===== run.sh =====
#!/bin/bash
# the make line also repeats each setting of config.mk as NAME=value (left out here)
make -C /OpenROAD-flow-scripts/flow DESIGN_CONFIG=/design/flow/config.mk WORK_HOME=/design/flow/orfs CLKGATE_MAP_FILE= finish

===== design.v =====
module alu (
    input  [18:0] a,
    input  [18:0] b,
    input  [4:0]  opcode,
    output reg [37:0] outau
);
always @(*) begin
    case (opcode)
        5'b00000: outau = {19'b0, a + b};         
        5'b00001: outau = {19'b0, a - b};         
        5'b00010: outau = a * b;                  
        5'b00011: outau = (b != 0) ? {19'b0, a / b} : 38'b0;  
        5'b00100: outau = {19'b0, a + 19'd1};     
        5'b00101: outau = {19'b0, a - 19'd1};     
        5'b00110: outau = {19'b0, a & b};         
        5'b00111: outau = {19'b0, a | b};         
        5'b01000: outau = {19'b0, a ^ b};         
        5'b01001: outau = {19'b0, ~a};            
        default : outau = 38'b0;                  
    endcase
end
endmodule
module program_counter (
    input clk,
    input rst,
    input pc_enable,
    input [1:0] pc_sel,            
    input [18:0] target_addr,      
    output reg [18:0] pc
);
always @(posedge clk or posedge rst) begin
    if (rst) begin
        pc <= 19'd0;
    end 
    else if (pc_enable) begin
        case (pc_sel)
            2'b00: pc <= pc + 1;         
            2'b01: pc <= target_addr;        
            2'b10: pc <= target_addr;        
            2'b11: pc <= target_addr;        
        endcase
    end
end
endmodule
module inst_reg (
    input clk,
    input load_IR,
    input [18:0] ins,               
    output reg [4:0] opcode,        
    output reg [3:0] rs1, rs2, rd,  
    output reg [13:0] addr_imm,     
    output reg [5:0] branch_offset  
);
    localparam OPC_ADD   = 5'd0,
               OPC_SUB   = 5'd1,
               OPC_MUL   = 5'd2,
               OPC_DIV   = 5'd3,
               OPC_INC   = 5'd4,
               OPC_DEC   = 5'd5,
               OPC_AND   = 5'd6,
               OPC_OR    = 5'd7,
               OPC_XOR   = 5'd8,
               OPC_NOT   = 5'd9,
               OPC_LD    = 5'd10,
               OPC_ST    = 5'd11,
               OPC_BEQ   = 5'd12,
               OPC_BNE   = 5'd13,
               OPC_JMP   = 5'd14,
               OPC_CALL  = 5'd15;
    always @(posedge clk) begin
        if (load_IR) begin
            opcode <= ins[18:14];
            rs1 <= 4'd0;
            rs2 <= 4'd0;
            rd <= 4'd0;
            addr_imm <= 14'd0;
            branch_offset <= 6'd0;
            case (ins[18:14])
                OPC_ADD, OPC_SUB, OPC_MUL, OPC_DIV,
                OPC_INC, OPC_DEC, OPC_AND, OPC_OR,
                OPC_XOR, OPC_NOT: begin
                    rs1 <= ins[13:10];
                    rs2 <= ins[9:6];
                    rd  <= ins[5:2];
                end
                OPC_LD, OPC_ST: begin
                    rs1 <= ins[13:10];             
                    rs2 <= ins[9:6];               
                    addr_imm <= {8'd0, ins[5:0]};  
                end
                OPC_BEQ, OPC_BNE: begin
                    rs1 <= ins[13:10];            
                    rs2 <= ins[9:6];              
                    branch_offset <= ins[5:0];    
                end
                OPC_JMP, OPC_CALL: begin
                    addr_imm <= ins[13:0];        
                end
                default: begin
                end
            endcase
        end
    end
endmodule
module reg_file (
    input clk,
    input rst,
    input reg_write,                  
    input [4:0] read_reg1,            
    input [4:0] read_reg2,            
    input [4:0] write_reg,            
    input [18:0] write_data,          
    output [18:0] read_data1,         
    output [18:0] read_data2          
);
    reg [18:0] registers [0:31];
    assign read_data1 = registers[read_reg1];
    assign read_data2 = registers[read_reg2];
    integer i;
    always @(posedge clk or posedge rst) begin
        if (rst) begin
            for (i = 0; i < 32; i = i + 1)
                registers[i] <= 19'd0;
        end else if (reg_write) begin
                        registers[write_reg] <= write_data;
        end
    end
endmodule
module control_unit (
    input clk, rst,
    input [4:0] opcode,                     	 
    input regs_equal,				 
    output reg mem_read,			 
    output reg mem_write,			 
    output reg reg_write,			 
    output reg load_IR,				 
    output reg pc_enable,			 
    output reg [4:0] ALU_op,			 
    output reg [1:0] pc_sel,			 
    output halted				 
);
    parameter FETCH = 3'b000, EXECUTE = 3'b001, MEMORY = 3'b010,
              WRITBK = 3'b011, CONTROL = 3'b100, HALT = 3'b101;
    reg [2:0] state, next_state;
    assign halted = (state == HALT);
    always @(posedge clk or posedge rst) begin
        if (rst)
            state <= FETCH;
        else
            state <= next_state;
    end
    always @(*) begin
        case (state)
            FETCH: next_state = EXECUTE;
            EXECUTE: begin
                case (opcode)
                    5'b01010, 5'b01011: next_state = MEMORY;   				 
                    5'b01100, 5'b01101, 5'b01110, 5'b01111: next_state = CONTROL;	 
                    5'b00000, 5'b00001, 5'b00010, 5'b00011, 5'b00100,
                    5'b00101, 5'b00110, 5'b00111, 5'b01000, 5'b01001: next_state = WRITBK;  
                    5'b11111: next_state = HALT;					 
                    default: next_state = FETCH;					 
                endcase
            end
            MEMORY: begin
                if (opcode == 5'b01010)
                    next_state = WRITBK;	  
                else
                    next_state = FETCH;  	 
            end
            WRITBK: next_state = FETCH;
            CONTROL: next_state = FETCH;
            HALT: next_state = HALT;
            default: next_state = FETCH;
        endcase
    end
    always @(*) begin
        mem_read = 0;
        mem_write = 0;
        reg_write = 0;
        load_IR = 0;
        pc_enable = 0;
        ALU_op = 5'b00000;
        pc_sel = 2'b00;
        case (state)
            FETCH: begin
                mem_read = 1;
                load_IR = 1;
                pc_enable = 1;
                pc_sel = 2'b00;
            end
            EXECUTE: begin
                ALU_op = opcode;
            end
            MEMORY: begin
                if (opcode == 5'b01010)
                    mem_read = 1;        
                else
                    mem_write = 1;       
            end
            WRITBK: begin
                ALU_op = opcode;
                if (opcode != 5'b01011)  
                    reg_write = 1;
            end
            CONTROL: begin
                case (opcode)
                    5'b01100: begin pc_enable = regs_equal;  pc_sel = 2'b01; end  
                    5'b01101: begin pc_enable = !regs_equal; pc_sel = 2'b01; end  
                    5'b01110, 5'b01111: begin pc_enable = 1; pc_sel = 2'b10; end  
                    default: ;
                endcase
            end
            default: ;
        endcase
    end
endmodule
module top_module (
    input clk,
    input rst,
    output [18:0] imem_addr,               
    input  [18:0] imem_rdata,              
    output [8:0]  dmem_addr,               
    input  [18:0] dmem_rdata,              
    output [18:0] dmem_wdata,              
    output        dmem_we,                 
    output        halt                     
);
    wire [4:0] opcode;
    wire [3:0] rs1, rs2, rd;
    wire [13:0] addr_imm;
    wire [5:0] branch_offset;
    wire [4:0] alu_opcode;
    wire [1:0] pc_sel;
    wire [18:0] reg_data1, reg_data2;
    wire [37:0] alu_result;
    wire mem_read, mem_write, reg_write, load_IR, pc_enable;
    wire [18:0] pc_value;
    wire [18:0] target_addr;
    reg [18:0] mem_read_data;
    always @(posedge clk) begin
        if (mem_read)
            mem_read_data <= dmem_rdata;
    end
    wire is_load = (opcode == 5'b01010);
    wire [3:0]  wb_reg  = is_load ? rs2 : rd;
    wire [18:0] wb_data = is_load ? mem_read_data : alu_result[18:0];
    wire [18:0] ea      = reg_data1 + {5'd0, addr_imm};
    assign imem_addr  = pc_value;
    assign dmem_addr  = ea[8:0];
    assign dmem_wdata = reg_data2;
    assign dmem_we    = mem_write;
    assign target_addr = (pc_sel == 2'b01) ? (pc_value + {{13{branch_offset[5]}}, branch_offset}) : {5'd0, addr_imm};
    program_counter PC (
        .clk(clk),
        .rst(rst),
        .pc_enable(pc_enable),
        .pc_sel(pc_sel),
        .target_addr(target_addr),
        .pc(pc_value)
    );
    inst_reg IR (
        .clk(clk),
        .load_IR(load_IR),
        .ins(imem_rdata),
        .opcode(opcode),
        .rs1(rs1),
        .rs2(rs2),
        .rd(rd),
        .addr_imm(addr_imm),
        .branch_offset(branch_offset)
    );
    control_unit CU (
        .clk(clk),
        .rst(rst),
        .opcode(opcode),
        .regs_equal(reg_data1 == reg_data2),
        .mem_read(mem_read),
        .mem_write(mem_write),
        .reg_write(reg_write),
        .load_IR(load_IR),
        .pc_enable(pc_enable),
        .ALU_op(alu_opcode),
        .pc_sel(pc_sel),
        .halted(halt)
    );
    reg_file RF (
        .clk(clk),
        .rst(rst),
        .reg_write(reg_write),
        .read_reg1({1'b0, rs1}),
        .read_reg2({1'b0, rs2}),
        .write_reg({1'b0, wb_reg}),
        .write_data(wb_data),
        .read_data1(reg_data1),
        .read_data2(reg_data2)
    );
    alu ALU (
        .a(reg_data1),
        .b(reg_data2),
        .opcode(alu_opcode),
        .outau(alu_result)
    );
endmodule

===== config.mk =====
export PLATFORM = sky130hd
export DESIGN_NAME = top_module
export DESIGN_NICKNAME = top_module
export VERILOG_FILES = /design/flow/design.v
export SDC_FILE = /design/flow/constraint.sdc
export NUM_CORES = 4
export LEC_CHECK = 0
export CAP_MARGIN = 5
export CORE_MARGIN = 2
export CORE_UTILIZATION = 72
export CTS_CLUSTER_DIAMETER = 233
export HOLD_SLACK_MARGIN = -0.08
export SETUP_SLACK_MARGIN = -2.0
export SLEW_MARGIN = 20
export TNS_END_PERCENT = 5

===== constraint.sdc =====
create_clock -name core_clock -period 32.1 [get_ports {clk}]
set_input_delay 6.4200 -clock core_clock [delete_from_list [all_inputs] [get_ports {clk}]]
set_output_delay 6.4200 -clock core_clock [all_outputs]
set_load 0.01 [all_outputs]

==> flow_metrics.tcl, run 1 <==
# metrics dict for downstream scripts
set metrics [dict create \
    status "did not finish" \
    stop_stage "5_1_grt" \
    toolErrorMsg "[ERROR GRT-0116] Global routing finished with congestion. Check the congestion regions in the DRC Viewer." \
    simple_gate_share_pct 17.89 \
    grt_usage_pct 81.12 \
    place_hpwl_mm 130.3 \
    fp.dieH_um 238.8 \
    synth_cells 4796 \
    fa_ha_area_share_pct 17.69 \
    cts.path.max_buffers 3 \
    top_cell_area_share_pct 20.56 \
    synth_cell_types 111 \
    ys_sh_mux_pct 4.982 \
    cts_hold_buf 0 \
    port_buffers 88 \
    ys.flops 385 \
    dieArea_mm2 0.05701 \
    ys_top_cells_by_count "462 x nand2_1, 445 x nor2_1, 383 x a21oi_1" \
    gp_congestion 1.164 \
    synthMostInstantiatedCell "nand2_1" \
    yosysWarnings 7 \
    num_io_pins 89 \
    fp_util_pct 72.46 \
    grt_overflow_total 69 \
    cts_buffers 37 \
    synth.cellmix.compoundShare_pct 24.28 \
    syn-cell-area_mm2 0.03968 \
    clockRootBuffer "clkbuf_16" \
    synthTopCellsByArea "dfrtp_1 21%, ha_1 11%, fa_1 6.4%" \
    top_logic_kind "AND-OR/OR-AND gates" \
    dp.cells 6400 \
    core_mm2 0.05477 \
    top_area_cell "dfrtp_1" \
    async_flop_share_pct 84.68 \
    rows 86 \
    avgSynthCellArea_um2 8.274 \
    xor_share_pct 4.225 \
    ys_cells 4796 \
    edf_count 56 \
    yosysSeqAreaShare_pct 24.95 \
    fp_nets 5321 \
    synthFlopType "dfrtp_1" \
    htreeDepth 2 \
    cts.sinks 385 \
    yosys_area_mm2 0.03968 \
    die_w_um 238.8 \
]
==> through the flow <==
| step | worst slack (ps) | util [%] | setup TNS [ps] | instance area (um2) |
|---|---|---|---|---|
| after floorplan | -4620 | - | -113120 | 40540 |
| after global placement | -3546 | 90.17 | -82470 | 49390 |
| after detailed placement | -5635 | 90.19 | -163110 | 49400 |
| after CTS | -4742 | 93.26 | -128080 | 51080 |
==> metal layers <==
layer	GRT overflow	global-route usage (%)
met5	0	43.38
met4	42	76.99
met3	1	69.65
met2	24	94.49
met1	2	82.11
==> timing repair <==
action,4_1_cts
setup buffers,29
gates cloned,0
setup endpoints to repair,32
gates resized,56
pin swaps,32
==> inputs of run 2 (changes only) <==
CAP_MARGIN = 35   (was 5)
CORE_UTILIZATION = 38   (was 72)
CTS_CLUSTER_DIAMETER = unset   (was 233)
CTS_CLUSTER_SIZE = 85   (was unset)
HOLD_SLACK_MARGIN = 0.02   (was -0.08)
MAX_ROUTING_LAYER = met5   (was unset)
PLACE_DENSITY_LB_ADDON = 0.3   (was unset)
SETUP_SLACK_MARGIN = unset   (was -2.0)
TNS_END_PERCENT = unset   (was 5)
clock period = 56.3 ns   (was 32.1 ns; I/O delays follow)
==> flow_metrics.tcl, run 2 <==
# metrics dict for downstream scripts
set metrics [dict create \
    crit-reg2reg-capture "RF.registers[12][0]" \
    tns_ps 0 \
    dieArea_mm2 0.1070 \
    critPathLaunchType "register" \
    dp_slack_ps 7978 \
    drc_errors 0 \
    period_needed_ps 48750 \
    rsz0062_at_grt "no" \
    place_hpwl_mm 120.0 \
    top_logic_kind "AND-OR/OR-AND gates" \
    path_common_cell "o21a_1" \
    area_delta_synth_final_pct 11.07 \
    ys_top_cells_by_count "462 x nand2_1, 445 x nor2_1, 383 x a21oi_1" \
    fp_util_pct 38.34 \
    dr.pass1.iters 6 \
    ys_sh_mux_pct 4.982 \
    drt_iter0_markers 5230 \
    top_cell_area_share_pct 20.56 \
    async_flop_share_pct 84.68 \
    criticalPathCategory "reg -> reg" \
    ff2ff_path_depth 192 \
    worst_pin_slew_ps 1065 \
    cts.path.max_buffers 3 \
    synth_cells 4796 \
    cts-resized-gates 0 \
    min_path_type "reg -> reg" \
    htreeDepth 2 \
    grt_usage_pct 30.52 \
    warnings 68 \
    hold_path_end "CU.state[2]" \
    cp-startpoint "IR.rs2[0]" \
    dr_total_vias 39227 \
    synth_cell_types 111 \
    antenna_found_initial 5 \
    fin_nets 5348 \
    cts_setup_buffers 0 \
    synthMostInstantiatedCell "nand2_1" \
    simple_gate_share_pct 17.89 \
    worst_slack_ps 7551 \
    clk_latency_ps 570 \
    antenna_left 0 \
    worst_setup_path_end_kind "register" \
    max_freq_mhz 20.51 \
    synthFlopType "dfrtp_1" \
    hold_violations 0 \
    grt_pass1_wl_mm 246.9 \
    grt_overflow_total 0 \
    fin_skew_ps 24.90 \
    r2r_slack_ps 7550 \
    cts.sinks 385 \
    ys.flops 385 \
    wl_mm 167.6 \
    cts_buffers 43 \
    top_area_cell "dfrtp_1" \
    core_mm2 0.1035 \
    syn-cell-area_mm2 0.03968 \
    num_io_pins 89 \
    port_buffers 88 \
    clockRootBuffer "clkbuf_16" \
    edf_count 56 \
    rows 118 \
    viasPerCell 6.291 \
    critPathMaxStageDelay_ps 680 \
    crit_buf_inv 16 \
    cts_tree "built" \
    crit_cells 192 \
    yosys_area_mm2 0.03968 \
    n_fill_cell 10270 \
    synthTopCellsByArea "dfrtp_1 21%, ha_1 11%, fa_1 6.4%" \
    crit_family "AND-OR/OR-AND gates" \
    gp_congestion 1.015 \
    yosysSeqAreaShare_pct 24.95 \
    fp_nets 5321 \
    grt_pass1_vias 37271 \
    cp_max_fo 46 \
    yosysWarnings 7 \
    avgSynthCellArea_um2 8.274 \
    xor_share_pct 4.225 \
    clk_pin_slew_worst_paths_ps 60 \
    maxCapViolations 0 \
    max_slew_margin_pct 28.85 \
    synth.cellmix.compoundShare_pct 24.28 \
    status "complete, no violations" \
    cts_hold_buf 0 \
    fin_crit_sh_pct 86.59 \
    setup_viol 0 \
    cp_slowest_cell "nand4_1" \
    die_w_um 327.2 \
    r2r_start "IR.rs2[0]" \
    endpoint "RF.registers[12][0]" \
    ys_cells 4796 \
    wire_per_inst_um 26.88 \
    cp.arrival_ps 49170 \
    crit_required_ps 56730 \
    fp.dieH_um 327.2 \
    grt_max_degree 74 \
    drv_slew 0 \
    whs_path_depth 1 \
    fa_ha_area_share_pct 17.69 \
]
run 2: metal layers:
layer  track usage (%)  part of all wire, %
met1             42.35                   42
met2             43.80                   40
met3             7.454                   12
met4             15.77                  6.2
met5                 0                0.032
run 2: stage by stage:
step                cells  util, %  hold slack, ps  instance area, um2
finish               6235    42.59           434.8               44080
global route         6234    42.58           465.9               44070
CTS                  6228    42.54           436.2               44030
detailed placement   6152    41.08           422.0               42520
global placement     6141    40.95           421.5               42380
floorplan            4796        -           412.0               39680
run 2: cell type report:
type	instances	area, um2	share of cell area, %
tap	1380	1727	3.917
timing repair buffer	255	2192	4.973
clock buffer	62	1304	2.958
clock inverter	14	203.9	0.4627
antenna	1	2.502	0.005677
multi-input combinational	3830	27580	62.58
sequential	385	9899	22.46
inverter	308	1164	2.640
==> inputs of run 3 (changes only) <==
ABC_AREA = 1   (was unset)
CAP_MARGIN = 20   (was 35)
CORE_ASPECT_RATIO = 0.81   (was unset)
CORE_UTILIZATION = 58   (was 38)
CTS_CLUSTER_DIAMETER = 353   (was unset)
CTS_CLUSTER_SIZE = unset   (was 85)
GPL_ROUTABILITY_DRIVEN = 1   (was unset)
HOLD_SLACK_MARGIN = -0.05   (was 0.02)
PLACE_DENSITY_LB_ADDON = unset   (was 0.3)
SETUP_SLACK_MARGIN = -0.77   (was unset)
clock period = 30.0 ns   (was 56.3 ns; I/O delays follow)
==> flow_metrics.tcl, run 3 <==
# metrics dict for downstream scripts
set metrics [dict create \
    status "complete, but fails checks" \
    violations "setup timing" \
    warnings 79 \
    dieArea_mm2 0.07017 \
    worst_slack_ps -6166 \
    worst_pin_slew_ps 1142 \
    min_path_type "reg -> reg" \
    core_mm2 0.06768 \
    ff2ff_path_depth 288 \
    synth.cellmix.compoundShare_pct 14.74 \
    max_slew_margin_pct 23.64 \
    drt_iter0_markers 6636 \
    rows 86 \
    ys_cells 5724 \
    r2r_start "IR.rs2[1]" \
    crit_required_ps 30440 \
    synth_cell_types 71 \
    maxCapViolations 0 \
    drc_errors 0 \
    grt_overflow_total 0 \
    synthFlopType "dfrtp_1" \
    ys_top_cells_by_count "1680 x nand2_1, 721 x nor2_1, 673 x inv_1" \
    gp_congestion 1.082 \
    wire_per_inst_um 23.59 \
    cts_hold_buf 0 \
    simple_gate_share_pct 29.63 \
    port_buffers 88 \
    tns_ps -210700 \
    crit_family "AND-OR/OR-AND gates" \
    avgSynthCellArea_um2 6.896 \
    synthMostInstantiatedCell "nand2_1" \
    rsz0062_at_grt "yes" \
    grt_max_degree 152 \
    cp_slowest_cell "edfxtp_1" \
    clk_pin_slew_worst_paths_ps 70 \
    async_flop_share_pct 84.68 \
    whs_path_depth 2 \
    cts.path.max_buffers 3 \
    dr.pass1.iters 11 \
    cp.arrival_ps 36600 \
    die_w_um 293.9 \
    cts_buffers 38 \
    fp_nets 6249 \
    critPathLaunchType "register" \
    fa_ha_area_share_pct 17.79 \
    worst_setup_path_end_kind "register" \
    path_common_cell "nand2_2" \
    fin_nets 7389 \
    htreeDepth 2 \
    fp.dieH_um 238.8 \
    synth_cells 5724 \
    clockRootBuffer "clkbuf_16" \
    yosysWarnings 7 \
    wl_mm 183.5 \
    fin_crit_sh_pct 120.6 \
    crit_buf_inv 41 \
    grt_pass1_vias 43487 \
    n_fill_cell 4790 \
    num_io_pins 89 \
    cts.sinks 385 \
    ys.flops 385 \
    grt_usage_pct 49.38 \
    seq_area_mm2 0.009899 \
    final-comb-area_mm2 0.02818 \
    drv_slew 0 \
    critPathMaxStageDelay_ps 520 \
    ys_sh_mux_pct 0 \
    crit-reg2reg-capture "RF.registers[8][0]" \
    place_hpwl_mm 127.6 \
    r2r_slack_ps -6170 \
    viasPerCell 6.079 \
    clk_latency_ps 570 \
    antenna_found_initial 6 \
    edf_count 56 \
    fin_skew_ps 26.96 \
    setup_viol 51 \
    top_area_cell "dfrtp_1" \
    crit_cells 288 \
    yosysSeqAreaShare_pct 25.08 \
    hold_violations 0 \
    xor_share_pct 3.994 \
    endpoint "RF.registers[8][0]" \
    synthTopCellsByArea "dfrtp_1 21%, nand2_1 16%, ha_1 11%" \
    cp-startpoint "IR.rs2[1]" \
    antenna_left 0 \
    criticalPathCategory "reg -> reg" \
    period_needed_ps 36170 \
    max_freq_mhz 27.65 \
    area_delta_synth_final_pct 35.80 \
    hold_ws_ps 450.6 \
    top_cell_area_share_pct 20.67 \
    cp_max_fo 7 \
    cts_tree "built" \
    hold_path_end "CU.state[1]" \
    postLayoutCoreUtil_pct 79.21 \
    yosys_area_mm2 0.03948 \
    syn-cell-area_mm2 0.03948 \
    grt_pass1_wl_mm 260.8 \
    top_logic_kind "simple AND/OR/NAND/NOR gates" \
    dr_total_vias 47273 \
    fp_util_pct 58.32 \
]
[run 3: layout make-up]
| class | instances | share of cell area (%) |
|---|---|---|
| clock buffers | 55 | 2.201 |
| repair buffers | 1270 | 19.33 |
| well taps | 880 | 2.054 |
| multi-input cells | 4458 | 52.57 |
| diodes | 4 | 0.01867 |
| inverters | 710 | 5.058 |
| clock inverters | 14 | 0.2894 |
| repair inverters | 1 | 0.01400 |
| flip-flops and latches | 385 | 18.47 |
[run 3: routing by layer]
| layer | track usage, % | vias up | share of wire (%) |
|---|---|---|---|
| met5 | 0.6969 | - | 0.087 |
| met4 | 22.53 | 10 | 6.5 |
| met3 | 21.20 | 908 | 18 |
| met2 | 66.42 | 3894 | 38 |
| met1 | 67.79 | 21615 | 37 |
| li1 | - | 20846 | - |
[run 3: repair_timing]
| action | in CTS | in global routing |
|---|---|---|
| gates resized | 79 | 267 |
| setup endpoints to repair | 48 | 64 |
| pin swaps | 95 | 218 |
| gates cloned | 2 | 1 |
| buffers inserted | 111 | 87 |
| hold endpoints to repair | 0 | 0 |
[run 3: through the flow]
stage	worst slack (ps)	instance area, um2	instances
2_1_floorplan	-4740	40170	5724
3_3_place_gp	-4168	49090	7501
3_5_place_dp	-5710	49130	7503
4_1_cts	-4388	51690	7683
5_1_grt	-8136	53600	7774
6_report	-6166	53610	7777
==> inputs of run 4 (changes only) <==
ABC_AREA = unset   (was 1)
CORE_ASPECT_RATIO = unset   (was 0.81)
CORE_UTILIZATION = 40   (was 58)
CTS_CLUSTER_DIAMETER = unset   (was 353)
GPL_ROUTABILITY_DRIVEN = unset   (was 1)
HOLD_SLACK_MARGIN = unset   (was -0.05)
MAX_ROUTING_LAYER = unset   (was met5)
SETUP_SLACK_MARGIN = unset   (was -0.77)
clock period = 45.3 ns   (was 30.0 ns; I/O delays follow)
==> flow_metrics.tcl, run 4 <==
# metrics dict for downstream scripts
set metrics [dict create \
    clk_latency_ps 560 \
    wire_per_inst_um 27.37 \
    grt_max_degree 160 \
    max_slew_margin_pct 10.95 \
    dpl_cell_area_mm2 0.04261 \
    area_delta_synth_final_pct 11.78 \
    crit_buf_inv 16 \
    viasPerCell 6.329 \
    synthTopCellsByArea "dfrtp_1 21%, ha_1 11%, fa_1 6.4%" \
    synth_cells 4796 \
    drt_iter0_markers 5053 \
    design_area_mm2 0.04436 \
    rows 115 \
    ys_top_cells_by_count "462 x nand2_1, 445 x nor2_1, 383 x a21oi_1" \
    cp.arrival_ps 42650 \
    htreeDepth 2 \
    dr_total_vias 39177 \
    drv_slew 0 \
    fin_crit_sh_pct 93.28 \
    clk_pin_slew_worst_paths_ps 70 \
    yosys_area_mm2 0.03968 \
    r2r_slack_ps 3040 \
    crit_family "AND-OR/OR-AND gates" \
    fin_nets 5396 \
    ys.flops 385 \
    cts_tree "built" \
    grt_overflow_total 0 \
    fp_util_pct 40.32 \
    crit_required_ps 45690 \
    criticalPathCategory "reg -> reg" \
    cts.path.max_buffers 3 \
    fa_ha_area_share_pct 17.69 \
    edf_count 56 \
    xor_share_pct 4.225 \
    critPathLaunchType "register" \
    final-comb-area_mm2 0.02777 \
    r2r_start "IR.rs2[2]" \
    synth_cell_types 111 \
    wl_mm 169.4 \
    period_needed_ps 42260 \
    syn-cell-area_mm2 0.03968 \
    endpoint "RF.registers[12][0]" \
    path_common_cell "o21a_1" \
    top_area_cell "dfrtp_1" \
    dr.pass1.iters 6 \
    min_path_type "reg -> reg" \
    ys_sh_mux_pct 4.982 \
    grt_pass1_wl_mm 247.8 \
    hold_violations 0 \
    place_hpwl_mm 122.6 \
    cp-startpoint "IR.rs2[2]" \
    top_cell_area_share_pct 20.56 \
    critPathMaxStageDelay_ps 870 \
    hold_ws_ps 432.8 \
    gp_congestion 1.035 \
    status "complete, no violations" \
    whs_path_depth 1 \
    cts_buffers 40 \
    worst_pin_slew_ps 1333 \
    core_mm2 0.09842 \
    port_buffers 88 \
    grt_usage_pct 32.25 \
    clockRootBuffer "clkbuf_16" \
    max_freq_mhz 23.67 \
    fin_skew_ps 21.80 \
    cp_max_fo 27 \
    synthFlopType "dfrtp_1" \
    ys_cells 4796 \
    antenna_left 0 \
    crit_cells 194 \
    synth.cellmix.compoundShare_pct 24.28 \
    synthMostInstantiatedCell "nand2_1" \
    warnings 71 \
    setup_viol 0 \
    simple_gate_share_pct 17.89 \
    ff2ff_path_depth 194 \
    maxCapViolations 0 \
    seq_area_mm2 0.009899 \
    grt_pass1_vias 37020 \
    crit-reg2reg-capture "RF.registers[12][0]" \
    n_fill_cell 9810 \
    yosysWarnings 7 \
    die_w_um 319.0 \
    top_logic_kind "AND-OR/OR-AND gates" \
    worst_setup_path_end_kind "register" \
    antenna_found_initial 3 \
    yosysSeqAreaShare_pct 24.95 \
    cts.sinks 385 \
    fp_nets 5321 \
    fp.dieH_um 319.0 \
    cp_slowest_cell "nor2b_1" \
    dieArea_mm2 0.1017 \
    num_io_pins 89 \
    drc_errors 0 \
    async_flop_share_pct 84.68 \
    hold_path_end "CU.state[2]" \
    avgSynthCellArea_um2 8.274 \
]
==> run 4: metrics by stage <==
| step | util [%] | TNS [ps] | setup WS, ps | std cells |
|---|---|---|---|---|
| 2_1_floorplan | - | 0 | 3469 | 4796 |
| 3_3_place_gp | 43.28 | 0 | 1855 | 6087 |
| 3_5_place_dp | 43.30 | 0 | 1029 | 6089 |
| 4_1_cts | 44.63 | 0 | 798.3 | 6161 |
| 5_1_grt | 45.07 | -1993 | -193.8 | 6188 |
| 6_report | 45.07 | 0 | 3044 | 6190 |
==> run 4: repair_timing <==
item,in CTS,in global routing
hold buffers,0,0
gates resized,0,45
buffers inserted,0,26
endpoints found under the setup margin,0,32
==> run 4: routing by layer <==
layer	global-route usage (%)	wire (um)	up-vias
met5	0	41	-
met4	13.98	8980	6
met3	7.259	18990	512
met2	46.53	68950	2258
met1	45.98	72440	18944
li1	-	-	17457
==> run 4: cell type report <==
cell class,count,share of cell area [%]
Timing Repair Buffer,306,5.858
Inverter,308,2.623
Antenna cell,2,0.01128
Clock inverter,19,0.4541
Tap cell,1287,3.630
Multi-Input combinational cell,3830,62.60
Sequential cell,385,22.32
Clock buffer,53,2.505
==> inputs of run 5 (changes only) <==
ABC_AREA = 0   (was unset)
CELL_PAD_IN_SITES_DETAIL_PLACEMENT = 1   (was unset)
CORE_ASPECT_RATIO = 0.81   (was unset)
CORE_UTILIZATION = 17   (was 40)
CTS_CLUSTER_SIZE = 96   (was unset)
GPL_ROUTABILITY_DRIVEN = 1   (was unset)
GPL_TIMING_DRIVEN = 0   (was unset)
HOLD_SLACK_MARGIN = 0.17   (was unset)
MAX_ROUTING_LAYER = met4   (was unset)
PLACE_DENSITY_LB_ADDON = 0.17   (was unset)
SLEW_MARGIN = 35   (was 20)
clock period = 60.5 ns   (was 45.3 ns; I/O delays follow)
==> flow_metrics.tcl, run 5 <==
# metrics dict for downstream scripts
set metrics [dict create \
    status "complete, no violations" \
    cts.path.max_buffers 3 \
    wl_mm 261.5 \
    htreeDepth 2 \
    fin_nets 5510 \
    grt_overflow_total 0 \
    dr_total_vias 40725 \
    grt_pass1_vias 40784 \
    top_area_cell "dfrtp_1" \
    worst_setup_path_end_kind "register" \
    xor_share_pct 4.225 \
    hold_path_end "CU.state[2]" \
    critPathMaxStageDelay_ps 740 \
    gp_congestion 1.039 \
    drt_iter0_markers 4379 \
    antenna_found_initial 33 \
    wire_per_inst_um 32.34 \
    ys_sh_mux_pct 4.982 \
    criticalPathCategory "reg -> reg" \
    clk_pin_slew_worst_paths_ps 70 \
    yosysSeqAreaShare_pct 24.95 \
    core_mm2 0.2320 \
    synthMostInstantiatedCell "nand2_1" \
    synth.cellmix.compoundShare_pct 24.28 \
    grt_max_degree 80 \
    synth_cell_types 111 \
    worst_pin_slew_ps 1085 \
    dr.pass1.iters 6 \
    async_flop_share_pct 84.68 \
    warnings 68 \
    yosys_area_mm2 0.03968 \
    cts_tree "built" \
    grt_pass1_wl_mm 355.7 \
    setup_viol 0 \
    endpoint "RF.registers[14][0]" \
    cp.arrival_ps 57870 \
    cp-startpoint "IR.rs1[0]" \
    ff2ff_path_depth 203 \
    die_w_um 540.8 \
    clockRootBuffer "clkbuf_16" \
    cp_max_fo 10 \
    clk_latency_ps 670 \
    num_io_pins 89 \
    ys.flops 385 \
    hold_violations 0 \
    crit_buf_inv 27 \
    cp_slowest_cell "a2111oi_4" \
    edf_count 56 \
    crit_required_ps 60990 \
    crit_cells 203 \
    fa_ha_area_share_pct 17.69 \
    avgSynthCellArea_um2 8.274 \
    n_fill_cell 27458 \
    worst_slack_ps 3124 \
    cts_buffers 48 \
    period_needed_ps 57380 \
    antenna_left 0 \
    top_logic_kind "AND-OR/OR-AND gates" \
    viasPerCell 5.035 \
    syn-cell-area_mm2 0.03968 \
    drc_errors 0 \
    cts_hold_buf 0 \
    max_freq_mhz 17.43 \
    drv_slew 0 \
    crit_family "AND-OR/OR-AND gates" \
    dieArea_mm2 0.2373 \
    port_buffers 88 \
    hold_ws_ps 450.4 \
    place_hpwl_mm 210.3 \
    fp.dieH_um 438.8 \
    ys_top_cells_by_count "462 x nand2_1, 445 x nor2_1, 383 x a21oi_1" \
    yosysWarnings 7 \
    fin_crit_sh_pct 94.84 \
    synth_cells 4796 \
    max_slew_margin_pct 27.65 \
    area_delta_synth_final_pct 19.31 \
    postLayoutCoreUtil_pct 20.41 \
    maxCapViolations 0 \
    simple_gate_share_pct 17.89 \
    dp_slack_ps 3854 \
    cts.sinks 385 \
    tns_ps 0 \
    fin_skew_ps 38.40 \
    whs_path_depth 1 \
    crit-reg2reg-capture "RF.registers[14][0]" \
    r2r_start "IR.rs1[0]" \
    ys_cells 4796 \
    final-comb-area_mm2 0.02785 \
    rows 159 \
    synthTopCellsByArea "dfrtp_1 21%, ha_1 11%, fa_1 6.4%" \
    r2r_slack_ps 3120 \
    seq_area_mm2 0.009899 \
    rsz0062_at_grt "no" \
    synthFlopType "dfrtp_1" \
    fp_nets 5321 \
    fp_util_pct 17.11 \
    critPathLaunchType "register" \
    min_path_type "reg -> reg" \
    grt_usage_pct 22.13 \
    top_cell_area_share_pct 20.56 \
]
==> run 5: area by class of cell <==
cell class / count / share of cell area (%)
inverter: 308 / 2.463
clock inverter: 19 / 0.4440
tap: 3059 / 8.084
timing repair buffer: 139 / 3.504
sequential: 385 / 20.91
antenna: 8 / 0.04228
clock buffer: 67 / 2.941
multi-input combinational: 3830 / 58.82
buffer: 273 / 2.791
==> run 5: what timing repair did <==
action / 4_1_cts / 5_1_grt
resized: 0 / 5
endpoints found under the setup margin: 0 / 16
endpoints found under the hold margin: 0 / 0
setup buffers: 0 / 0
==> run 5: routing by layer <==
layer | share of wire [%] | vias to the layer above | track usage [%]
met1 | 51 | 21290 | 33.19
li1 | - | 17689 | -
met5 | 0 | - | -
met3 | 6.2 | 292 | 2.818
met2 | 41 | 1454 | 31.25
met4 | 2.1 | 0 | 4.260
==> run 5: stage by stage <==
step           area (um2)  std cells
3_3_place_gp        44390       7943
3_5_place_dp        45670       7994
4_1_cts             47270       8080
2_1_floorplan       39680       4796
6_report            47350       8088
5_1_grt             47340       8084
==> inputs of run 6 (changes only) <==
ABC_AREA = 1   (was 0)
CELL_PAD_IN_SITES_DETAIL_PLACEMENT = unset   (was 1)
CORE_ASPECT_RATIO = unset   (was 0.81)
CORE_UTILIZATION = 65   (was 17)
CTS_CLUSTER_DIAMETER = 266   (was unset)
CTS_CLUSTER_SIZE = unset   (was 96)
GPL_ROUTABILITY_DRIVEN = unset   (was 1)
GPL_TIMING_DRIVEN = unset   (was 0)
HOLD_SLACK_MARGIN = unset   (was 0.17)
MAX_ROUTING_LAYER = unset   (was met4)
PLACE_DENSITY_LB_ADDON = unset   (was 0.17)
SLEW_MARGIN = 20   (was 35)
TNS_END_PERCENT = 5   (was unset)
clock period = 33.8 ns   (was 60.5 ns; I/O delays follow)
==> flow_metrics.tcl, run 6 <==
# metrics dict for downstream scripts
set metrics [dict create \
    ys_sh_mux_pct 0 \
    crit_buf_inv 40 \
    syn-cell-area_mm2 0.03948 \
    crit_family "AND-OR/OR-AND gates" \
    antenna_left 0 \
    drt_iter0_markers 8764 \
    synthTopCellsByArea "dfrtp_1 21%, nand2_1 16%, ha_1 11%" \
    max_freq_mhz 25.23 \
    hold_violations 0 \
    criticalPathCategory "reg -> reg" \
    ys_cells 5724 \
    port_buffers 88 \
    clk_latency_ps 620 \
    drv_slew 2 \
    max_slew_margin_pct -11.34 \
    period_needed_ps 39630 \
    fp.dieH_um 250.4 \
    async_flop_share_pct 84.68 \
    cp_max_fo 9 \
    yosysSeqAreaShare_pct 25.08 \
    maxCapViolations 1 \
    simple_gate_share_pct 29.63 \
    worst_setup_path_end_kind "register" \
    design_area_mm2 0.05263 \
    worst_slack_ps -5828 \
    cts.sinks 385 \
    crit_required_ps 34240 \
    fin_crit_sh_pct 117.2 \
    top_logic_kind "simple AND/OR/NAND/NOR gates" \
    postLayoutCoreUtil_pct 87.36 \
    avgSynthCellArea_um2 6.896 \
    clk_pin_slew_worst_paths_ps 60 \
    synthFlopType "dfrtp_1" \
    die_w_um 250.4 \
    cp-startpoint "IR.rs1[1]" \
    edf_count 56 \
    cts_buffers 43 \
    drc_errors 0 \
    wire_per_inst_um 25.82 \
    critPathMaxStageDelay_ps 860 \
    dieArea_mm2 0.06272 \
    endpoint "RF.registers[4][0]" \
    synthMostInstantiatedCell "nand2_1" \
    crit_cells 272 \
    clockRootBuffer "clkbuf_16" \
    xor_share_pct 3.994 \
    synth_cell_types 71 \
    grt_usage_pct 54.76 \
    dp.cells 7319 \
    grt_pass1_vias 46483 \
    cp_slowest_cell "a21oi_1" \
    worst_pin_slew_ps 1649 \
    fa_ha_area_share_pct 17.79 \
    synth_cells 5724 \
    grt_max_degree 175 \
    cp.arrival_ps 40060 \
    core_mm2 0.06025 \
    dr_total_vias 50537 \
    min_path_type "reg -> reg" \
    gp_congestion 1.077 \
    grt_overflow_total 0 \
    yosys_area_mm2 0.03948 \
    path_common_cell "nand2_2" \
    top_area_cell "dfrtp_1" \
    r2r_slack_ps -5830 \
    fp_util_pct 65.52 \
    tns_ps -190240 \
    num_io_pins 89 \
    fp_nets 6249 \
    warnings 76 \
    fin_skew_ps 37.44 \
    htreeDepth 2 \
    cts_hold_buf 0 \
    ys.flops 385 \
    top_cell_area_share_pct 20.67 \
    critPathLaunchType "register" \
    dr.pass1.iters 22 \
    fin_nets 7290 \
    hold_path_end "CU.state[2]" \
    cts_tree "built" \
    place_hpwl_mm 122.3 \
    cts.path.max_buffers 3 \
    wl_mm 196.2 \
    rows 90 \
    rsz0062_at_grt "yes" \
    grt_pass1_wl_mm 261.5 \
    whs_path_depth 1 \
    stdcell_count 7600 \
    crit-reg2reg-capture "RF.registers[4][0]" \
    ff2ff_path_depth 272 \
    status "complete, but fails checks" \
    area_delta_synth_final_pct 33.32 \
    yosysWarnings 7 \
    viasPerCell 6.650 \
    r2r_start "IR.rs1[1]" \
    setup_viol 48 \
    synth.cellmix.compoundShare_pct 14.74 \
    violations "capacitance limit, slew limit, setup timing" \
    antenna_found_initial 23 \
    ys_top_cells_by_count "1680 x nand2_1, 721 x nor2_1, 673 x inv_1" \
    dpl_cell_area_mm2 0.04829 \
]
run 6: per-stage QoR:
stage	hold WS, ps	worst slack [ps]
after global placement	415.9	-1231
after floorplan	412.0	-1181
after global routing	492.6	-7581
after CTS	480.9	-831.6
after detailed placement	426.4	-2863
final	474.1	-5828
run 6: layout make-up:
type,count,area (um2)
flip-flops and latches,385,9899
repair inverters,1,7.507
clock buffers,56,1155
fillers,3246,7617
diodes,18,45.04
well taps,782,978.4
inverters,710,2693
repair buffers,1166,9706
multi-input cells,4458,27830
clock inverters,24,315.3
run 6: metal layers:
metal / share of wire [%] / up-vias / track usage, %
li1: - / 20691 / -
met1: 30 / 22526 / 62.50
met2: 39 / 5075 / 80.82
met3: 18 / 2211 / 19.66
met4: 13 / 34 / 48.95
met5: 0.34 / - / 0
run 6: what timing repair did:
action / CTS / global route
pin swaps: 110 / 226
gates cloned: 2 / 0
endpoints found under the setup margin: 32 / 48
buffers inserted: 101 / 80
resized: 80 / 259
==> inputs of run 7 (changes only) <==
CORE_ASPECT_RATIO = 0.81   (was unset)
CORE_UTILIZATION = 17   (was 65)
CTS_CLUSTER_DIAMETER = unset   (was 266)
GPL_ROUTABILITY_DRIVEN = 1   (was unset)
MAX_ROUTING_LAYER = met5   (was unset)
PLACE_DENSITY = 0.39   (was unset)
SETUP_SLACK_MARGIN = -0.77   (was unset)
TNS_END_PERCENT = unset   (was 5)
clock period = 60.5 ns   (was 33.8 ns; I/O delays follow)
==> flow_metrics.tcl, run 7 <==
# metrics dict for downstream scripts
set metrics [dict create \
    status "complete, no violations" \
    gp_congestion 0.9200 \
    crit_cells 280 \
    simple_gate_share_pct 29.63 \
    cts.sinks 385 \
    synth_cells 5724 \
    whs_path_depth 1 \
    synth_cell_types 71 \
    drc_errors 0 \
    cp_slowest_cell "nor2_2" \
    cts_hold_buf 0 \
    wire_per_inst_um 21.99 \
    dieArea_mm2 0.2361 \
    crit_buf_inv 45 \
    fp_util_pct 17.06 \
    cts-resized-gates 0 \
    synth.cellmix.compoundShare_pct 14.74 \
    maxCapViolations 0 \
    grt_overflow_total 0 \
    top_cell_area_share_pct 20.67 \
    r2r_slack_ps 12460 \
    grt_pass1_wl_mm 281.4 \
    clk_latency_ps 620 \
    avgSynthCellArea_um2 6.896 \
    period_needed_ps 48040 \
    dr.pass1.iters 9 \
    dp_slack_ps 12900 \
    drt_iter0_markers 4054 \
    dr_total_vias 39971 \
    cts_tree "built" \
    fin_crit_sh_pct 79.41 \
    path_common_cell "nand2_1" \
    worst_setup_path_end_kind "register" \
    clk_pin_slew_worst_paths_ps 70 \
    hold_violations 0 \
    rsz0062_at_grt "no" \
    ys_sh_mux_pct 0 \
    area_delta_synth_final_pct 17.27 \
    ys_top_cells_by_count "1680 x nand2_1, 721 x nor2_1, 673 x inv_1" \
    rows 159 \
    grt_usage_pct 16.21 \
    cp.arrival_ps 48520 \
    crit-reg2reg-capture "RF.registers[8][0]" \
    tns_ps 0 \
    synthFlopType "dfrtp_1" \
    yosys_area_mm2 0.03948 \
    criticalPathCategory "reg -> reg" \
    htreeDepth 2 \
    hold_path_end "CU.state[2]" \
    ys_cells 5724 \
    syn-cell-area_mm2 0.03948 \
    critPathMaxStageDelay_ps 740 \
    yosysWarnings 7 \
    port_buffers 88 \
    worst_slack_ps 12460 \
    cp-startpoint "IR.rs2[0]" \
    viasPerCell 4.482 \
    r2r_start "IR.rs2[0]" \
    yosysSeqAreaShare_pct 25.08 \
    cp_max_fo 31 \
    n_fill_cell 26093 \
    die_w_um 539.4 \
    worst_pin_slew_ps 1173 \
    critPathLaunchType "register" \
    cts_buffers 43 \
    grt_pass1_vias 38320 \
    xor_share_pct 3.994 \
    grt_max_degree 165 \
    top_logic_kind "simple AND/OR/NAND/NOR gates" \
    fin_skew_ps 27.26 \
    drv_slew 0 \
    cts_setup_buffers 0 \
    wl_mm 196.1 \
    warnings 71 \
    ys.flops 385 \
    core_mm2 0.2314 \
    fin_nets 6350 \
    top_area_cell "dfrtp_1" \
    max_freq_mhz 20.82 \
    ff2ff_path_depth 280 \
    fp_nets 6249 \
    endpoint "RF.registers[8][0]" \
    antenna_found_initial 11 \
    edf_count 56 \
    crit_required_ps 60980 \
    crit_family "AND-OR/OR-AND gates" \
    max_slew_margin_pct 21.53 \
    num_io_pins 89 \
    setup_viol 0 \
    synthMostInstantiatedCell "nand2_1" \
    clockRootBuffer "clkbuf_16" \
    synthTopCellsByArea "dfrtp_1 21%, nand2_1 16%, ha_1 11%" \
    fp.dieH_um 437.7 \
    antenna_left 0 \
    fa_ha_area_share_pct 17.79 \
    cts.path.max_buffers 3 \
    async_flop_share_pct 84.68 \
    place_hpwl_mm 143.5 \
    min_path_type "reg -> reg" \
]
[run 7: routing by layer]
metal,share of wire (%),global-route usage (%),vias up,routed length [um]
met3,7.5,2.689,260,14680
met4,2.8,3.826,18,5428
met1,49,24.58,19442,96870
li1,-,-,18763,-
met2,40,23.43,1488,79060
met5,0.057,0,-,111
[run 7: area by class of cell]
type	count	area (um2)	area share (%)
Timing Repair Buffer	228	1944	4.200
Sequential cell	385	9899	21.38
Multi-Input combinational cell	4457	26380	56.98
Inverter	710	2680	5.789
Clock buffer	57	1210	2.614
Tap cell	3059	3827	8.268
Clock inverter	22	352.8	0.7622
Antenna cell	1	2.502	0.005405
[run 7: metrics by stage]
stage	instance area, um2	std cells	utilization [%]	hold slack (ps)
floorplan	39480	5724	-	412.0
global placement	44730	8839	19.33	426.7
detailed placement	44730	8839	19.33	424.2
CTS	46290	8918	20.01	438.3
global route	46290	8918	20.01	461.4
finish	46290	8919	20.01	438.3
==> inputs of run 8 (changes only) <==
ABC_AREA = unset   (was 1)
CORE_ASPECT_RATIO = unset   (was 0.81)
CORE_UTILIZATION = 65   (was 17)
CTS_CLUSTER_SIZE = 98   (was unset)
GPL_ROUTABILITY_DRIVEN = unset   (was 1)
MAX_ROUTING_LAYER = unset   (was met5)
PLACE_DENSITY = unset   (was 0.39)
SETUP_SLACK_MARGIN = unset   (was -0.77)
clock period = 47.2 ns   (was 60.5 ns; I/O delays follow)
==> flow_metrics.tcl, run 8 <==
# metrics dict for downstream scripts
set metrics [dict create \
    clk_pin_slew_worst_paths_ps 70 \
    criticalPathCategory "reg -> reg" \
    cp.arrival_ps 44630 \
    setup_viol 0 \
    crit_cells 197 \
    yosysSeqAreaShare_pct 24.95 \
    top_cell_area_share_pct 20.56 \
    postLayoutCoreUtil_pct 71.61 \
    yosys_area_mm2 0.03968 \
    n_fill_cell 4769 \
    status "complete, no violations" \
    worst_setup_path_end_kind "register" \
    place_hpwl_mm 111.0 \
    dieArea_mm2 0.06305 \
    async_flop_share_pct 84.68 \
    hold_violations 0 \
    fp.dieH_um 251.1 \
    whs_path_depth 1 \
    die_w_um 251.1 \
    grt_max_degree 121 \
    busiest_layer "met2" \
    ys_cells 4796 \
    dr.pass1.iters 12 \
    synth.cellmix.compoundShare_pct 24.28 \
    gr-usage-met2_pct 68.76 \
    top_area_cell "dfrtp_1" \
    fp_util_pct 65.75 \
    rows 90 \
    wire_per_inst_um 27.97 \
    drt_iter0_markers 6256 \
    area_delta_synth_final_pct 8.920 \
    drc_errors 0 \
    clockRootBuffer "clkbuf_16" \
    fp_nets 5321 \
    min_path_type "reg -> reg" \
    endpoint "RF.registers[12][0]" \
    cts_buffers 37 \
    antenna_left 0 \
    period_needed_ps 44240 \
    r2r_start "IR.rs2[2]" \
    top_logic_kind "AND-OR/OR-AND gates" \
    edf_count 56 \
    viasPerCell 7.156 \
    crit_buf_inv 18 \
    grt_overflow_total 0 \
    worst_pin_slew_ps 1187 \
    crit_family "AND-OR/OR-AND gates" \
    crit-reg2reg-capture "RF.registers[12][0]" \
    grt_usage_pct 49.25 \
    grt_pass1_wl_mm 235.5 \
    cts.sinks 385 \
    simple_gate_share_pct 17.89 \
    ys.flops 385 \
    synth_cell_types 111 \
    grt_use_met1_pct 65.00 \
    antenna_found_initial 10 \
    htreeDepth 2 \
    path_common_cell "o21a_1" \
    gp_congestion 1.106 \
    crit_required_ps 47590 \
    num_io_pins 89 \
    dr_total_vias 40358 \
    fin_crit_sh_pct 93.73 \
    grt_pass1_vias 38476 \
    clk_latency_ps 560 \
    core_mm2 0.06036 \
    ys_sh_mux_pct 4.982 \
    critPathLaunchType "register" \
    cts_tree "built" \
    synthMostInstantiatedCell "nand2_1" \
    critPathMaxStageDelay_ps 660 \
    syn-cell-area_mm2 0.03968 \
    ff2ff_path_depth 197 \
    ys_top_cells_by_count "462 x nand2_1, 445 x nor2_1, 383 x a21oi_1" \
    avgSynthCellArea_um2 8.274 \
    drv_slew 0 \
    cp-startpoint "IR.rs2[2]" \
    gr-usage-met3_pct 20.46 \
    r2r_slack_ps 2960 \
    yosysWarnings 7 \
    cp_max_fo 92 \
    cts.path.max_buffers 3 \
    cp_slowest_cell "a2111o_2" \
    hold_path_end "CU.state[2]" \
    wl_mm 157.8 \
    final-comb-area_mm2 0.02772 \
    fin_skew_ps 26.59 \
    cts_hold_buf 0 \
    fin_nets 5347 \
    maxCapViolations 0 \
    port_buffers 88 \
    synth_cells 4796 \
    max_slew_margin_pct 20.67 \
    seq_area_mm2 0.009899 \
    max_freq_mhz 22.60 \
    warnings 73 \
    fa_ha_area_share_pct 17.69 \
    xor_share_pct 4.225 \
    synthFlopType "dfrtp_1" \
    synthTopCellsByArea "dfrtp_1 21%, ha_1 11%, fa_1 6.4%" \
]
run 8: metrics by stage:
| step | worst slack, ps | cell area (um2) | hold WS, ps | setup TNS (ps) | instances |
|---|---|---|---|---|---|
| 3_3_place_gp | 2752 | 41670 | 423.0 | 0 | 5544 |
| 3_5_place_dp | 1825 | 41680 | 439.8 | 0 | 5546 |
| 6_report | 2960 | 43220 | 454.0 | 0 | 5640 |
| 4_1_cts | 1678 | 42900 | 455.5 | 0 | 5609 |
| 5_1_grt | -31.80 | 43190 | 477.8 | -37.05 | 5628 |
| 2_1_floorplan | 5369 | 39680 | 412.0 | 0 | 4796 |
run 8: final cells by class:
class | instances | share of cell area [%]
clock inverter | 13 | 0.3445
multi-input combinational | 3830 | 64.12
inverter | 308 | 2.701
tap | 782 | 2.264
clock buffer | 50 | 2.466
antenna | 12 | 0.06947
timing repair buffer | 260 | 5.132
sequential | 385 | 22.90
run 8: routing by layer:
metal	vias to the layer above	share of wire (%)
met5	-	0.080
met4	12	6.7
li1	17335	-
met2	3230	39
met1	18940	37
met3	841	17
run 8: repair_timing:
action,CTS,global route
setup buffers,0,19
endpoints found under the setup margin,0,32
gates resized,0,30
==> inputs of run 9 (changes only) <==
CORE_UTILIZATION = 58   (was 65)
CTS_CLUSTER_SIZE = unset   (was 98)
MAX_ROUTING_LAYER = met4   (was unset)
SETUP_SLACK_MARGIN = 2.56   (was unset)
TNS_END_PERCENT = 5   (was unset)
clock period = 16.5 ns   (was 47.2 ns; I/O delays follow)
==> flow_metrics.tcl, run 9 <==
# metrics dict for downstream scripts
set metrics [dict create \
    status "complete, but fails checks" \
    violations "setup timing" \
    top_cell_area_share_pct 20.56 \
    wire_per_inst_um 27.71 \
    fin_nets 6533 \
    yosys_area_mm2 0.03968 \
    hold_path_end "CU.state[2]" \
    ys_top_cells_by_count "462 x nand2_1, 445 x nor2_1, 383 x a21oi_1" \
    viasPerCell 6.823 \
    synth.cellmix.compoundShare_pct 24.28 \
    htreeDepth 2 \
    ff2ff_path_depth 198 \
    dieArea_mm2 0.07053 \
    xor_share_pct 4.225 \
    drc_errors 0 \
    fp_nets 5321 \
    clk_pin_slew_worst_paths_ps 70 \
    yosysWarnings 7 \
    criticalPathCategory "reg -> reg" \
    drt_iter0_markers 7591 \
    worst_slack_ps -21080 \
    rsz0062_at_grt "yes" \
    r2r_slack_ps -21080 \
    min_path_type "reg -> reg" \
    dr_total_vias 47238 \
    crit_required_ps 16910 \
    setup_viol 160 \
    simple_gate_share_pct 17.89 \
    cts_hold_buf 0 \
    dr.pass1.iters 11 \
    grt_pass1_vias 44976 \
    ys.flops 385 \
    whs_path_depth 1 \
    hold_violations 0 \
    cp.arrival_ps 37990 \
    clk_latency_ps 570 \
    gp_congestion 1.113 \
    period_needed_ps 37580 \
    yosysSeqAreaShare_pct 24.95 \
    crit_buf_inv 23 \
    warnings 79 \
    path_common_cell "o21a_1" \
    wl_mm 191.8 \
    synth_cells 4796 \
    rows 95 \
    critPathMaxStageDelay_ps 500 \
    syn-cell-area_mm2 0.03968 \
    antenna_left 0 \
    fa_ha_area_share_pct 17.69 \
    worst_setup_path_end_kind "register" \
    ys_sh_mux_pct 4.982 \
    clockRootBuffer "clkbuf_16" \
    ys_cells 4796 \
    postLayoutCoreUtil_pct 81.53 \
    num_io_pins 89 \
    cts.sinks 385 \
    endpoint "RF.registers[15][0]" \
    cts_buffers 39 \
    place_hpwl_mm 130.9 \
    crit-reg2reg-capture "RF.registers[15][0]" \
    critPathLaunchType "register" \
    core_mm2 0.06740 \
    maxCapViolations 0 \
    cts.path.max_buffers 3 \
    max_slew_margin_pct 10.30 \
    worst_pin_slew_ps 1335 \
    max_freq_mhz 26.61 \
    dp.cells 6660 \
    top_logic_kind "AND-OR/OR-AND gates" \
    fin_skew_ps 25.54 \
    fp.dieH_um 265.6 \
    fp_util_pct 58.88 \
    cp-startpoint "IR.rs2[3]" \
    top_area_cell "dfrtp_1" \
    stdcell_count 6923 \
    synth_cell_types 111 \
    grt_overflow_total 0 \
    antenna_found_initial 9 \
    cp_slowest_cell "or4_4" \
    synthMostInstantiatedCell "nand2_1" \
    cts_tree "built" \
    edf_count 56 \
    tns_ps -1765750 \
    r2r_start "IR.rs2[3]" \
    async_flop_share_pct 84.68 \
    synthFlopType "dfrtp_1" \
    synthTopCellsByArea "dfrtp_1 21%, ha_1 11%, fa_1 6.4%" \
    port_buffers 88 \
    grt_usage_pct 52.07 \
    fin_crit_sh_pct 227.7 \
    die_w_um 265.6 \
    dp_slack_ps -20850 \
    area_delta_synth_final_pct 38.46 \
    grt_max_degree 167 \
    grt_pass1_wl_mm 270.6 \
    crit_cells 198 \
    drv_slew 0 \
    crit_family "AND-OR/OR-AND gates" \
    cp_max_fo 16 \
    avgSynthCellArea_um2 8.274 \
]
[run 9: area by class of cell]
class	instances	area [um2]
clock inverter	20	260.3
tap	873	1092
inverter	308	1174
clock buffer	50	1060
timing repair buffer	1444	11630
antenna	13	32.53
multi-input combinational	3830	29800
sequential	385	9899
fill	4231	12450
[run 9: layer usage]
layer / vias to the layer above / wire length (um) / share of wire, % / GRT usage [%]
li1: 19779 / - / - / -
met1: 22159 / 67980 / 35 / 64.82
met2: 3998 / 76490 / 40 / 73.49
met3: 1302 / 31750 / 17 / 19.02
met4: 0 / 15580 / 8.1 / 27.79
met5: - / 0 / 0 / -
[run 9: timing repair]
item / in CTS / in global routing
resized: 171 / 218
setup buffers: 115 / 61
endpoints found under the setup margin: 192 / 192
cloned: 3 / 0
pin swaps: 125 / 136
endpoints found under the hold margin: 0 / 0
[run 9: per-stage QoR]
stage               hold slack, ps  area, um2
CTS                          451.8      53380
global route                 476.2      54930
global placement             420.5      50370
detailed placement           437.7      50380
finish                       451.0      54950
floorplan                    412.0      40540
==> inputs of run 10 (changes only) <==
ABC_AREA = 1   (was unset)
CAP_MARGIN = 0   (was 20)
CORE_UTILIZATION = 72   (was 58)
CTS_CLUSTER_DIAMETER = 352   (was unset)
CTS_CLUSTER_SIZE = 96   (was unset)
MAX_ROUTING_LAYER = unset   (was met4)
PLACE_DENSITY = 0.4   (was unset)
SETUP_SLACK_MARGIN = -1.82   (was 2.56)
TNS_END_PERCENT = 10   (was 5)
clock period = 21.1 ns   (was 16.5 ns; I/O delays follow)
==> flow_metrics.tcl, run 10 <==
# metrics dict for downstream scripts
set metrics [dict create \
    synthFlopType "dfrtp_1" \
    die_w_um 238.2 \
    clockRootBuffer "clkbuf_16" \
    ys.flops 385 \
    synth.cellmix.compoundShare_pct 14.74 \
    dpl_cell_area_mm2 0.04867 \
    core_mm2 0.05403 \
    avgSynthCellArea_um2 6.896 \
    gp_congestion 1.149 \
    cts.path.max_buffers 3 \
    num_io_pins 89 \
    stop_stage "5_1_grt" \
    grt_overflow_total 1915 \
    edf_count 56 \
    fa_ha_area_share_pct 17.79 \
    toolErrorMsg "[ERROR GRT-0116] Global routing finished with congestion. Check the congestion regions in the DRC Viewer." \
    top_cell_area_share_pct 20.67 \
    dp_slack_ps -16070 \
    synthTopCellsByArea "dfrtp_1 21%, nand2_1 16%, ha_1 11%" \
    dieArea_mm2 0.05672 \
    yosysSeqAreaShare_pct 25.08 \
    fp.dieH_um 238.2 \
    async_flop_share_pct 84.68 \
    rows 85 \
    ys_sh_mux_pct 0 \
    port_buffers 88 \
    synth_cells 5724 \
    grt_usage_pct 91.43 \
    cts.sinks 385 \
    top_logic_kind "simple AND/OR/NAND/NOR gates" \
    cts_hold_buf 0 \
    top_area_cell "dfrtp_1" \
    dp.cells 7291 \
    synthMostInstantiatedCell "nand2_1" \
    cts_buffers 8 \
    simple_gate_share_pct 29.63 \
    htreeDepth 1 \
    yosys_area_mm2 0.03948 \
    synth_cell_types 71 \
    fp_nets 6249 \
    ys_top_cells_by_count "1680 x nand2_1, 721 x nor2_1, 673 x inv_1" \
    yosysWarnings 7 \
    xor_share_pct 3.994 \
    syn-cell-area_mm2 0.03948 \
    place_hpwl_mm 129.6 \
    status "did not finish" \
    fp_util_pct 73.07 \
    ys_cells 5724 \
]
-- run 10: timing repair --
action / in CTS
endpoints found under the setup margin: 100
endpoints found under the hold margin: 0
pin swaps: 151
setup buffers: 184
resized: 180
cloned: 0
-- run 10: stage by stage --
stage | util, % | setup TNS, ps
after global placement | 89.93 | -744140
after CTS | 94.54 | -848160
after floorplan | - | -817980
after detailed placement | 90.09 | -1031390
-- run 10: per-layer routing --
layer | GRT usage, % | overflow
met5 | 56.80 | 13
met4 | 96.52 | 506
met3 | 77.56 | 104
met2 | 107.6 | 1191
met1 | 87.67 | 101
==> inputs of run 11 (changes only) <==
CAP_MARGIN = 20   (was 0)
CORE_UTILIZATION = 58   (was 72)
CTS_CLUSTER_DIAMETER = 345   (was 352)
CTS_CLUSTER_SIZE = unset   (was 96)
PLACE_DENSITY = unset   (was 0.4)
PLACE_DENSITY_LB_ADDON = 0.07   (was unset)
SETUP_SLACK_MARGIN = unset   (was -1.82)
TNS_END_PERCENT = unset   (was 10)
clock period = 30.0 ns   (was 21.1 ns; I/O delays follow)
==> flow_metrics.tcl, run 11 <==
# metrics dict for downstream scripts
set metrics [dict create \
    synthFlopType "dfrtp_1" \
    cp_max_fo 9 \
    postLayoutCoreUtil_pct 79.96 \
    hold_ws_ps 445.0 \
    grt_pass1_wl_mm 256.2 \
    cts_tree "built" \
    core_mm2 0.06728 \
    port_buffers 88 \
    crit_buf_inv 47 \
    setup_viol 48 \
    rsz0062_at_grt "yes" \
    whs_path_depth 1 \
    place_hpwl_mm 125.1 \
    yosys_area_mm2 0.03948 \
    cp_slowest_cell "edfxtp_1" \
    fin_nets 7415 \
    dpl_cell_area_mm2 0.04931 \
    dieArea_mm2 0.07016 \
    period_needed_ps 35860 \
    crit_cells 290 \
    busiest_layer "met2" \
    ys_top_cells_by_count "1680 x nand2_1, 721 x nor2_1, 673 x inv_1" \
    cts.sinks 385 \
    cts.path.max_buffers 3 \
    grt_pass1_vias 44108 \
    gr-usage-met2_pct 73.51 \
    viasPerCell 6.001 \
    synthMostInstantiatedCell "nand2_1" \
    criticalPathCategory "reg -> reg" \
    drt_iter0_markers 6162 \
    cts_buffers 45 \
    die_w_um 264.9 \
    dr_total_vias 46832 \
    area_delta_synth_final_pct 36.27 \
    simple_gate_share_pct 29.63 \
    ys_sh_mux_pct 0 \
    clk_latency_ps 630 \
    synth_cells 5724 \
    path_common_cell "nand2_2" \
    top_logic_kind "simple AND/OR/NAND/NOR gates" \
    htreeDepth 2 \
    yosysSeqAreaShare_pct 25.08 \
    dp.cells 7517 \
    ys_cells 5724 \
    min_path_type "reg -> reg" \
    critPathMaxStageDelay_ps 490 \
    fp_nets 6249 \
    hold_violations 0 \
    wl_mm 177.3 \
    clockRootBuffer "clkbuf_16" \
    antenna_left 0 \
    critPathLaunchType "register" \
    antenna_found_initial 9 \
    worst_setup_path_end_kind "register" \
    hold_path_end "CU.state[2]" \
    clk_pin_slew_worst_paths_ps 60 \
    async_flop_share_pct 84.68 \
    fin_crit_sh_pct 119.5 \
    ff2ff_path_depth 290 \
    ys.flops 385 \
    grt_usage_pct 48.09 \
    wire_per_inst_um 22.72 \
    endpoint "RF.registers[1][0]" \
    stdcell_count 7804 \
    crit-reg2reg-capture "RF.registers[1][0]" \
    r2r_slack_ps -5860 \
    drc_errors 0 \
    fin_skew_ps 44.98 \
    max_slew_margin_pct 19.55 \
    avgSynthCellArea_um2 6.896 \
    fa_ha_area_share_pct 17.79 \
    violations "setup timing" \
    gr-usage-met3_pct 13.30 \
    edf_count 56 \
    yosysWarnings 7 \
    fp_util_pct 58.68 \
    worst_slack_ps -5858 \
    grt_max_degree 133 \
    cp-startpoint "IR.rs1[0]" \
    crit_family "AND-OR/OR-AND gates" \
    top_cell_area_share_pct 20.67 \
    r2r_start "IR.rs1[0]" \
    top_area_cell "dfrtp_1" \
    synthTopCellsByArea "dfrtp_1 21%, nand2_1 16%, ha_1 11%" \
    synth_cell_types 71 \
    grt_overflow_total 0 \
    dp_slack_ps -5750 \
    gp_congestion 1.068 \
    tns_ps -200040 \
    syn-cell-area_mm2 0.03948 \
    crit_required_ps 30460 \
    status "complete, but fails checks" \
    max_freq_mhz 27.89 \
    xor_share_pct 3.994 \
    rows 95 \
    design_area_mm2 0.05379 \
    maxCapViolations 0 \
    num_io_pins 89 \
    warnings 77 \
    drv_slew 0 \
    synth.cellmix.compoundShare_pct 14.74 \
    cp.arrival_ps 36320 \
    dr.pass1.iters 10 \
    worst_pin_slew_ps 1205 \
    fp.dieH_um 264.9 \
    grt_use_met1_pct 58.29 \
]
## run 11: cell type report
cell class / count / area, um2
clock buffers: 59 / 1219
inverters: 710 / 2698
clock inverters: 25 / 307.8
repair buffers: 1290 / 10500
diodes: 4 / 10.01
repair inverters: 1 / 7.507
fillers: 4872 / 13490
multi-input cells: 4457 / 28050
flip-flops and latches: 385 / 9899
well taps: 873 / 1092
## run 11: per-layer routing
layer | up-vias | part of all wire [%]
li1 | 20930 | -
met1 | 21481 | 35
met2 | 3315 | 42
met3 | 1096 | 13
met4 | 10 | 9.7
met5 | - | 0.085
## run 11: repair_timing
item                                   CTS  global route
hold buffers                             0             0
endpoints found under the hold margin    0             0
gates cloned                             2             0
pin swaps                              108           239
gates resized                          101           216
setup buffers                          107            91
setup endpoints to repair               48            64
